## CLOCK_TOP
module CLOCK_TOP( 
	   SEG0, SEG1, SEG2, SEG3, SEG4, SEG5, SEG6, SEG7, LED, BUZ_OUT,
	   CLK50M, KEY1, KEY2, KEY3, SW0, SW1, SW2, SW3, SW4, SW5, KNOCK,
	   SENSOR, ROT_A, ROT_B
	   );
clock: 6.87 ns
lec_check: 0
cap_margin: 35
cell_pad_in_sites_global_placement: 0
core_margin: 8
core_utilization: 54
gpl_routability_driven: 0
gpl_timing_driven: 1
place_density_lb_addon: 0.19
slew_margin: 20
run.sh (not shown) runs the stock make flow with config.mk's settings and CLKGATE_MAP_FILE=.
Edit:
ABC_AREA = 1   (was not set)
CAP_MARGIN = 20   (was 35)
CELL_PAD_IN_SITES_GLOBAL_PLACEMENT = not set   (was 0)
CORE_MARGIN = 2   (was 8)
CORE_UTILIZATION = 62   (was 54)
GPL_ROUTABILITY_DRIVEN = not set   (was 0)
GPL_TIMING_DRIVEN = not set   (was 1)
PLACE_DENSITY_LB_ADDON = not set   (was 0.19)
clock period = 15.3 ns   (was 6.87 ns; I/O delays follow)
- The new run finished with timing, DRC and antenna clean
- clock skew barely changes
- setup slack is better by 6.6 ns
- clock-buffer cell count decreases by 2

* * *

Starting RTL as in the previous note.
// CLOCK_TOP
module CLOCK_TOP( 
	   SEG0, SEG1, SEG2, SEG3, SEG4, SEG5, SEG6, SEG7, LED, BUZ_OUT,
	   CLK50M, KEY1, KEY2, KEY3, SW0, SW1, SW2, SW3, SW4, SW5, KNOCK,
	   SENSOR, ROT_A, ROT_B
	   );
make LEC_CHECK=0 ABC_AREA=1 CAP_MARGIN=30 CORE_MARGIN=9 CORE_UTILIZATION=72 CTS_CLUSTER_SIZE=52 MAX_ROUTING_LAYER=met4 MIN_ROUTING_LAYER=met1 PLACE_DENSITY_LB_ADDON=0.01 SETUP_SLACK_MARGIN=3.09 SLEW_MARGIN=30 TNS_END_PERCENT=5 finish   # period 10.4 ns
Next try:
--- a/flow/config.mk
+++ b/flow/config.mk
@@ -9,2 +9,3 @@
 export CAP_MARGIN = 30
+export CORE_ASPECT_RATIO = 1.51
 export CORE_MARGIN = 9
@@ -14,5 +15,5 @@
 export MIN_ROUTING_LAYER = met1
-export PLACE_DENSITY_LB_ADDON = 0.01
+export PLACE_DENSITY = 0.36
 export SETUP_SLACK_MARGIN = 3.09
-export SLEW_MARGIN = 30
+export SLEW_MARGIN = 15
 export TNS_END_PERCENT = 5
Effect:
- The new run completed without violations
- core utilization shrinks by 0.65 points
- via count hardly moves
- worst hold slack degrades by 0.15 ns
- sequential cell count is unchanged
- first-iteration DRC count goes down by a quarter to a third
- combinational power climbs by a few percent
- setup slack is better by 0.23 ns
- total power rose by a few percent
- synthesized area does not change
Next try:
==> flow/config.mk (replaced) <==
export PLATFORM = sky130hd
export DESIGN_NAME = CLOCK_TOP
export DESIGN_NICKNAME = CLOCK_TOP
export VERILOG_FILES = /design/flow/design.v
export SDC_FILE = /design/flow/constraint.sdc
export NUM_CORES = 4
export LEC_CHECK = 0
export CAP_MARGIN = 20
export CORE_MARGIN = 2
export CORE_UTILIZATION = 61
export SLEW_MARGIN = 20
==> flow/constraint.sdc (replaced) <==
create_clock -name core_clock -period 8.5 [get_ports {CLK50M}]
set_input_delay 1.7000 -clock core_clock [delete_from_list [all_inputs] [get_ports {CLK50M}]]
set_output_delay 1.7000 -clock core_clock [all_outputs]
set_load 0.01 [all_outputs]
Cell count went down by about a fifth. Sequential cell count does not change. Setup slack loses 1.6 ns. Synthesized cell count decreases by a quarter to a third.
Next try:
==> flow/constraint.sdc (replaced) <==
create_clock -name core_clock -period 8.72 [get_ports {CLK50M}]
set_input_delay 1.7440 -clock core_clock [delete_from_list [all_inputs] [get_ports {CLK50M}]]
set_output_delay 1.7440 -clock core_clock [all_outputs]
set_load 0.01 [all_outputs]
Effect: Cell area drops slightly. Via count fell slightly. Die size stays the same.
Next try:
--- a/flow/config.mk
+++ b/flow/config.mk
@@ -9,3 +9,4 @@
 export CORE_MARGIN = 2
-export CORE_UTILIZATION = 61
+export CORE_UTILIZATION = 40
+export SETUP_SLACK_MARGIN = 1.02
 export SLEW_MARGIN = 20
==> flow/constraint.sdc (replaced) <==
create_clock -name core_clock -period 8.31 [get_ports {CLK50M}]
set_input_delay 1.6620 -clock core_clock [delete_from_list [all_inputs] [get_ports {CLK50M}]]
set_output_delay 1.6620 -clock core_clock [all_outputs]
set_load 0.01 [all_outputs]
Utilization falls by 24 points; power rises by 4.5%; wire length rises by about 4.3%; flip-flop count stays the same.
Next try:
--- a/flow/config.mk
+++ b/flow/config.mk
@@ -9,4 +9,3 @@
 export CORE_MARGIN = 2
-export CORE_UTILIZATION = 40
-export SETUP_SLACK_MARGIN = 1.02
+export CORE_UTILIZATION = 68
 export SLEW_MARGIN = 20
==> flow/constraint.sdc (replaced) <==
create_clock -name core_clock -period 6.79 [get_ports {CLK50M}]
set_input_delay 1.3580 -clock core_clock [delete_from_list [all_inputs] [get_ports {CLK50M}]]
set_output_delay 1.3580 -clock core_clock [all_outputs]
set_load 0.01 [all_outputs]
Result:
- The changed run completed with no timing, DRC or antenna violations
- worst setup slack gets worse by 1.4 ns
- final area decreases by 1.3%
- clock skew increases by 0.0071 ns
- utilization went up by 31 points
No activity file was given, so power comes from the tool's default toggle rates.
